==> run a <==
Design mac_unit, start of the top module:
module mac_unit(input clk,en,clr,
                input [15:0]a,b,
                output [39:0]c);
==> flow/config.mk <==
export PLATFORM = sky130hd
export DESIGN_NAME = mac_unit
export DESIGN_NICKNAME = mac_unit
export VERILOG_FILES = /design/flow/design.v
export SDC_FILE = /design/flow/constraint.sdc
export NUM_CORES = 4
export LEC_CHECK = 0
export ABC_AREA = 1
export CAP_MARGIN = 5
export CELL_PAD_IN_SITES_DETAIL_PLACEMENT = 1
export CELL_PAD_IN_SITES_GLOBAL_PLACEMENT = 1
export CORE_ASPECT_RATIO = 1.19
export CORE_MARGIN = 7
export CORE_UTILIZATION = 18
export CTS_CLUSTER_DIAMETER = 360
export CTS_CLUSTER_SIZE = 34
export GPL_ROUTABILITY_DRIVEN = 1
export GPL_TIMING_DRIVEN = 0
export MAX_ROUTING_LAYER = met4
export MIN_ROUTING_LAYER = met2
export PLACE_DENSITY = 0.63
export SETUP_SLACK_MARGIN = 2.14
export SLEW_MARGIN = 20
export TNS_END_PERCENT = 90
==> flow/constraint.sdc <==
create_clock -name core_clock -period 13.6 [get_ports {clk}]
set_input_delay 2.7200 -clock core_clock [delete_from_list [all_inputs] [get_ports {clk}]]
set_output_delay 2.7200 -clock core_clock [all_outputs]
set_load 0.01 [all_outputs]
run.sh (not shown) runs the stock make flow with config.mk's settings and CLKGATE_MAP_FILE=.
==> run b: changes against run a <==
==> flow/config.mk (replaced) <==
export PLATFORM = sky130hd
export DESIGN_NAME = mac_unit
export DESIGN_NICKNAME = mac_unit
export VERILOG_FILES = /design/flow/design.v
export SDC_FILE = /design/flow/constraint.sdc
export NUM_CORES = 4
export LEC_CHECK = 0
export ABC_AREA = 1
export CAP_MARGIN = 20
export CORE_MARGIN = 2
export CORE_UTILIZATION = 70
export CTS_CLUSTER_DIAMETER = 106
export SETUP_SLACK_MARGIN = -0.71
export SLEW_MARGIN = 20
==> flow/constraint.sdc (replaced) <==
create_clock -name core_clock -period 11.7 [get_ports {clk}]
set_input_delay 2.3400 -clock core_clock [delete_from_list [all_inputs] [get_ports {clk}]]
set_output_delay 2.3400 -clock core_clock [all_outputs]
set_load 0.01 [all_outputs]
==> run c: changes against run a <==
--- a/flow/config.mk
+++ b/flow/config.mk
@@ -9,9 +9,9 @@
 export CAP_MARGIN = 5
 export CELL_PAD_IN_SITES_DETAIL_PLACEMENT = 1
 export CELL_PAD_IN_SITES_GLOBAL_PLACEMENT = 1
-export CORE_ASPECT_RATIO = 1.19
+export CORE_ASPECT_RATIO = 0.5
 export CORE_MARGIN = 7
-export CORE_UTILIZATION = 18
+export CORE_UTILIZATION = 27
 export CTS_CLUSTER_DIAMETER = 360
 export CTS_CLUSTER_SIZE = 34
 export GPL_ROUTABILITY_DRIVEN = 1
@@ -19,6 +19,4 @@
 export MAX_ROUTING_LAYER = met4
 export MIN_ROUTING_LAYER = met2
 export PLACE_DENSITY = 0.63
-export SETUP_SLACK_MARGIN = 2.14
 export SLEW_MARGIN = 20
-export TNS_END_PERCENT = 90
==> flow/constraint.sdc (replaced) <==
create_clock -name core_clock -period 15.7 [get_ports {clk}]
set_input_delay 3.1400 -clock core_clock [delete_from_list [all_inputs] [get_ports {clk}]]
set_output_delay 3.1400 -clock core_clock [all_outputs]
set_load 0.01 [all_outputs]
==> GITHUB_STEP_SUMMARY <==
### Flow metrics

| Metric | Value |
|---|---|
| Initial Util | `27.3%` |
| Worst Skew | `0.0222 ns` |
| Area added between synthesis and finish | `14.9%` |
| Number of search-and-repair iterations in the first detailed-routing pass | `5` |
| Post-CTS setup buffer count | `0` |
| Combinational share of cell area | `55.8%` |
| Status | `complete, no violations` |
| Clk latency late pin | `slightly below 0.5 ns` |
| M2 GR Usage | `26.0%` |
# the run above: run c

==> GITHUB_STEP_SUMMARY <==
### Flow metrics

| Metric | Value |
|---|---|
| Status | `finished with violations` |
| Failed layout checks | `negative setup slack` |
| Combinational share of cell area | `56.1%` |
| Post-route setup slack | `-0.221 ns` |
| M2 GR Usage | `17.8%` |
| Worst Skew | `approximately 0.019 ns` |
| Post-CTS setup buffer count | `17` |
| Final setup violating endpoints | `8` |
# the run above: run a

==> GITHUB_STEP_SUMMARY <==
### Flow metrics

| Metric | Value |
|---|---|
| Worst setup path endpoint | `a1.acc[38]` |
| Area added between synthesis and finish | `15.9%` |
| Source of the worst register-to-register timing path | `m1.m3.mu3.m3.clk_a[1]` |
| Number of search-and-repair iterations in the first detailed-routing pass | `6` |
| Failed layout checks | `negative setup slack` |
| M2 GR Usage | `approximately 63%` |
| Number of buffers and inverters on the critical path | `8` |
| Post-CTS setup buffer count | `2` |
| Simple-gate portion of the synthesized area | `around 17%` |
| Clk latency late pin | `roughly 0.47 ns` |
| Placed Cells | `2652` |
| Max-cap violations | `0` |
| Combinational share of cell area | `58.2%` |
| Post-route setup slack | `-1.57 ns` |
| Status | `finished with violations` |
| Final setup violating endpoints | `18` |
# the run above: run b


========
==> inputs of run Z <==
Starting RTL as in the previous note.
Settings: LEC_CHECK=0, ABC_AREA=1, CAP_MARGIN=5, CELL_PAD_IN_SITES_DETAIL_PLACEMENT=1, CELL_PAD_IN_SITES_GLOBAL_PLACEMENT=3, CORE_ASPECT_RATIO=1.05, CORE_MARGIN=6, CORE_UTILIZATION=44, CTS_CLUSTER_DIAMETER=107, CTS_CLUSTER_SIZE=98, GPL_ROUTABILITY_DRIVEN=0, GPL_TIMING_DRIVEN=0, SETUP_SLACK_MARGIN=0.67, SLEW_MARGIN=40, TNS_END_PERCENT=85; clock period 9.8 ns.
==> inputs of run Y, as changes to run Z <==
==> flow/config.mk (replaced) <==
export PLATFORM = sky130hd
export DESIGN_NAME = mac_unit
export DESIGN_NICKNAME = mac_unit
export VERILOG_FILES = /design/flow/design.v
export SDC_FILE = /design/flow/constraint.sdc
export NUM_CORES = 4
export LEC_CHECK = 0
export CAP_MARGIN = 20
export CORE_MARGIN = 2
export CORE_UTILIZATION = 68
export CTS_CLUSTER_SIZE = 86
export SETUP_SLACK_MARGIN = 0.22
export SLEW_MARGIN = 20
==> flow/constraint.sdc (replaced) <==
create_clock -name core_clock -period 9.96 [get_ports {clk}]
set_input_delay 1.9920 -clock core_clock [delete_from_list [all_inputs] [get_ports {clk}]]
set_output_delay 1.9920 -clock core_clock [all_outputs]
set_load 0.01 [all_outputs]
==> notes <==
- In run Y the synthesized cell count is smaller than in run Z, by 30%.
- Run Z stopped in global placement (3_3_place_gp), error GPL-0301. Run Y completed and failed the layout checks on setup timing.
- Against run Y, the die size of run Z is higher by 82%.
- Between run Y and run Z, the lower synthesized area is in run Y (gap 9.4%, measured against run Z).
==> figures <==
quantity	run Z	run Y
Outcome	aborted with a tool error	finished with violations
Stage where the flow stopped	global placement (3_3_place_gp)	-
Violated checks	-	setup timing
Row Count	73	55
Area enclosed by the die boundary	43990 um2	24160 um2
Vertical die size	214.6 um	155.4 um
Share of cell area taken by muxes after synthesis	0%	1.420%
Synth unique cells	34	56
Area of the placeable core	38180 um2	22570 um2
Synth Area in Compound Gates	2.385%	4.389%
Cell area after technology mapping	17210 um2	15590 um2
Share of the synthesized netlist area taken by xor and xnor gates	2.291%	3.370%
Gate Count Post-Synth	2257	1571

========
==> exp/amber <==
mac_unit again, from the RTL that the note above started with.
Settings: LEC_CHECK=0, ABC_AREA=0, CAP_MARGIN=20, CORE_MARGIN=2, CORE_UTILIZATION=68, GPL_TIMING_DRIVEN=0, HOLD_SLACK_MARGIN=0.21, MIN_ROUTING_LAYER=met1, PLACE_DENSITY=0.62, SETUP_SLACK_MARGIN=1.58, SLEW_MARGIN=5, TNS_END_PERCENT=80; clock period 13.7 ns.
==> inputs of exp/indigo, as changes to exp/amber <==
- ABC_AREA: 0 -> unset
- CORE_UTILIZATION: 68 -> 13
- GPL_TIMING_DRIVEN: 0 -> unset
- HOLD_SLACK_MARGIN: 0.21 -> unset
- MIN_ROUTING_LAYER: met1 -> unset
- PLACE_DENSITY: 0.62 -> unset
- SETUP_SLACK_MARGIN: 1.58 -> unset
- SLEW_MARGIN: 5 -> 20
- TNS_END_PERCENT: 80 -> unset
==> flow/constraint.sdc (replaced) <==
create_clock -name core_clock -period 19.7 [get_ports {clk}]
set_input_delay 3.9400 -clock core_clock [delete_from_list [all_inputs] [get_ports {clk}]]
set_output_delay 3.9400 -clock core_clock [all_outputs]
set_load 0.01 [all_outputs]
==> comparison table <==
| item | exp/indigo | exp/amber |
|---|---|---|
| Post-CTS setup buffer count | 0 | 10 |
| Clock Buffer Count | 19 | 17 |
| Logic depth of the worst setup path including buffers | 51 | 53 |
| Non-clock buffering overhead in the final layout | 4.46% | 6.00% |
| Cell with the largest stage delay on the worst path | sky130_fd_sc_hd__dfxtp_1 | sky130_fd_sc_hd__fa_2 |
| Share of the final layout cell area in multi-input gates | 57.6% | 63.3% |
| Run status | finished clean | finished clean |
| Global-route wire length before repair | 59.9 mm | 55.4 mm |
| Delay of the slowest critical-path stage | 620 ps | 550 ps |
| RD Place Congestion | 0.791 | 0.907 |
| Combined buffer and inverter count along the critical path | 6 | 8 |
| Fraction of standard cell area that is sequential | 17.8% | 18.7% |

========
==> run H <==
mac_unit again, from the RTL that the note above started with.
clock: 11.4 ns
lec_check: 0
abc_area: 1
cap_margin: 0
core_aspect_ratio: 0.92
core_margin: 2
core_utilization: 72
cts_cluster_diameter: 260
hold_slack_margin: 0.29
place_density: 0.66
setup_slack_margin: -0.65
slew_margin: 40
==> inputs of run C, as changes to run H <==
==> flow/config.mk (replaced) <==
export PLATFORM = sky130hd
export DESIGN_NAME = mac_unit
export DESIGN_NICKNAME = mac_unit
export VERILOG_FILES = /design/flow/design.v
export SDC_FILE = /design/flow/constraint.sdc
export NUM_CORES = 4
export LEC_CHECK = 0
export ABC_AREA = 1
export CAP_MARGIN = 20
export CORE_MARGIN = 2
export CORE_UTILIZATION = 70
export SETUP_SLACK_MARGIN = 1.8
export SLEW_MARGIN = 20
==> flow/constraint.sdc (replaced) <==
create_clock -name core_clock -period 13.9 [get_ports {clk}]
set_input_delay 2.7800 -clock core_clock [delete_from_list [all_inputs] [get_ports {clk}]]
set_output_delay 2.7800 -clock core_clock [all_outputs]
set_load 0.01 [all_outputs]
==> inputs of run X, as changes to run H <==
==> flow/config.mk (replaced) <==
export PLATFORM = sky130hd
export DESIGN_NAME = mac_unit
export DESIGN_NICKNAME = mac_unit
export VERILOG_FILES = /design/flow/design.v
export SDC_FILE = /design/flow/constraint.sdc
export NUM_CORES = 4
export LEC_CHECK = 0
export ABC_AREA = 1
export CAP_MARGIN = 0
export CORE_MARGIN = 2
export CORE_UTILIZATION = 72
export CTS_CLUSTER_DIAMETER = 106
export HOLD_SLACK_MARGIN = -0.07
export SETUP_SLACK_MARGIN = 1.81
export SLEW_MARGIN = 20
==> flow/constraint.sdc (replaced) <==
create_clock -name core_clock -period 11.5 [get_ports {clk}]
set_input_delay 2.3000 -clock core_clock [delete_from_list [all_inputs] [get_ports {clk}]]
set_output_delay 2.3000 -clock core_clock [all_outputs]
set_load 0.01 [all_outputs]
==> inputs of run K, as changes to run H <==
==> flow/config.mk (replaced) <==
export PLATFORM = sky130hd
export DESIGN_NAME = mac_unit
export DESIGN_NICKNAME = mac_unit
export VERILOG_FILES = /design/flow/design.v
export SDC_FILE = /design/flow/constraint.sdc
export NUM_CORES = 4
export LEC_CHECK = 0
export CAP_MARGIN = 20
export CORE_MARGIN = 2
export CORE_UTILIZATION = 40
export SLEW_MARGIN = 20
==> flow/constraint.sdc (replaced) <==
create_clock -name core_clock -period 13.5 [get_ports {clk}]
set_input_delay 2.7000 -clock core_clock [delete_from_list [all_inputs] [get_ports {clk}]]
set_output_delay 2.7000 -clock core_clock [all_outputs]
set_load 0.01 [all_outputs]
==> ds_physical_params.txt <==
Characteristics after synthesis and place and route

Parameter                              Value

Synthesis
  List of most frequent post-synthesis cells    sky130_fd_sc_hd__inv_1 (692), sky130_fd_sc_hd__nand2_1 (524), sky130_fd_sc_hd__ha_1 (264)
  Fa+ha+maj area frac    0.4177

Layout
  Clock-cell share    0.03148

Clocking
  Number of buffers inserted to repair setup after CTS    10

Run status
  Blocking Checks    setup timing
  Outcome    failed layout checks

Detailed routing
  Diodes inserted    0
  Length of routed met3 wiring    between 4 and 5 mm
  Per-cell via count in the routed design    ~5.4

Timing
  Worst clock skew    25.76 ps
  Setup slack of the critical path after layout    -1963 ps
  Setup violation total in the final timing report    17
That was run X.
==> ds_physical_params.txt <==
Characteristics after synthesis and place and route

Parameter                              Value

Clocking
  Number of buffers inserted to repair setup after CTS    2

Layout
  Clock-cell share    0.03451

Detailed routing
  Diodes inserted    0
  Length of routed met3 wiring    about 1.2 mm
  Per-cell via count in the routed design    4.596

Run status
  Outcome  no timing/DRC/antenna violations

Timing
  Setup violation total in the final timing report    0
  Setup slack of the critical path after layout    121.8 ps
That was run K.
==> ds_physical_params.txt <==
Characteristics after synthesis and place and route

Parameter                              Value

Run status
  Outcome    failed layout checks
  Blocking Checks    setup timing

Synthesis
  Fa+ha+maj area frac    0.4177

Timing
  Setup violation total in the final timing report    19
  Worst clock skew    approximately 18 ps
  Setup slack of the critical path after layout    -2035 ps

Layout
  Clock-cell share    0.03201

Clocking
  Number of buffers inserted to repair setup after CTS    2

Detailed routing
  Length of routed met3 wiring    4.399 mm
  Diodes inserted    1
  Per-cell via count in the routed design    ~5.4
That was run H.
==> ds_physical_params.txt <==
Characteristics after synthesis and place and route

Parameter                              Value

Run status
  Outcome  no timing/DRC/antenna violations

Synthesis
  Fa+ha+maj area frac    0.4177

Detailed routing
  Length of routed met3 wiring    between 3 and 4 mm
  Per-cell via count in the routed design    5.221
  Diodes inserted    0

Timing
  Worst clock skew    slightly below 20 ps
  Setup violation total in the final timing report    0

Clocking
  Number of buffers inserted to repair setup after CTS    9
That was run C.

========
==> v12: inputs <==
Starting RTL as in the previous note.
Settings: LEC_CHECK=0, ABC_AREA=1, CAP_MARGIN=20, CELL_PAD_IN_SITES_DETAIL_PLACEMENT=2, CELL_PAD_IN_SITES_GLOBAL_PLACEMENT=3, CORE_ASPECT_RATIO=0.65, CORE_MARGIN=2, CORE_UTILIZATION=17, CTS_CLUSTER_SIZE=78, GPL_ROUTABILITY_DRIVEN=0, GPL_TIMING_DRIVEN=1, HOLD_SLACK_MARGIN=0.23, MAX_ROUTING_LAYER=met4, MIN_ROUTING_LAYER=met1, PLACE_DENSITY_LB_ADDON=0.16, SLEW_MARGIN=35, TNS_END_PERCENT=40; clock period 13.5 ns.
==> v1 (differences from v12) <==
CAP_MARGIN = 0   (was 20)
CELL_PAD_IN_SITES_DETAIL_PLACEMENT = unset   (was 2)
CELL_PAD_IN_SITES_GLOBAL_PLACEMENT = unset   (was 3)
CORE_ASPECT_RATIO = unset   (was 0.65)
CORE_UTILIZATION = 70   (was 17)
CTS_CLUSTER_DIAMETER = 260   (was unset)
CTS_CLUSTER_SIZE = unset   (was 78)
GPL_ROUTABILITY_DRIVEN = unset   (was 0)
GPL_TIMING_DRIVEN = unset   (was 1)
HOLD_SLACK_MARGIN = unset   (was 0.23)
MAX_ROUTING_LAYER = unset   (was met4)
MIN_ROUTING_LAYER = unset   (was met1)
PLACE_DENSITY_LB_ADDON = unset   (was 0.16)
SETUP_SLACK_MARGIN = 1.8   (was unset)
SLEW_MARGIN = 20   (was 35)
TNS_END_PERCENT = unset   (was 40)
==> flow/constraint.sdc (replaced) <==
create_clock -name core_clock -period 11.4 [get_ports {clk}]
set_input_delay 2.2800 -clock core_clock [delete_from_list [all_inputs] [get_ports {clk}]]
set_output_delay 2.2800 -clock core_clock [all_outputs]
set_load 0.01 [all_outputs]
==> run_results.csv <==
group,metric,value,unit
cts,worst_skew_pair.late_latency,0.54,ns
worst_hold_path,holdPathEnd,"m1.m4.mu4.clk_b[0]",
final_timing,final-setup-viol-count,2,
final_timing,setup_ws_final,-0.0242,ns
run_status,outcome,"complete, but fails checks",
final_layout,final.signal_buffer_count,155,
run_status,check-failures,"negative setup slack",
(the above is from v12)
==> run_results.csv <==
group,metric,value,unit
run_status,outcome,"complete, but fails checks",
final_layout,final.signal_buffer_count,149,
final_timing,setup_ws_final,-1.97,ns
final_timing,final-setup-viol-count,17,
run_status,check-failures,"negative setup slack",
(the above is from v1)
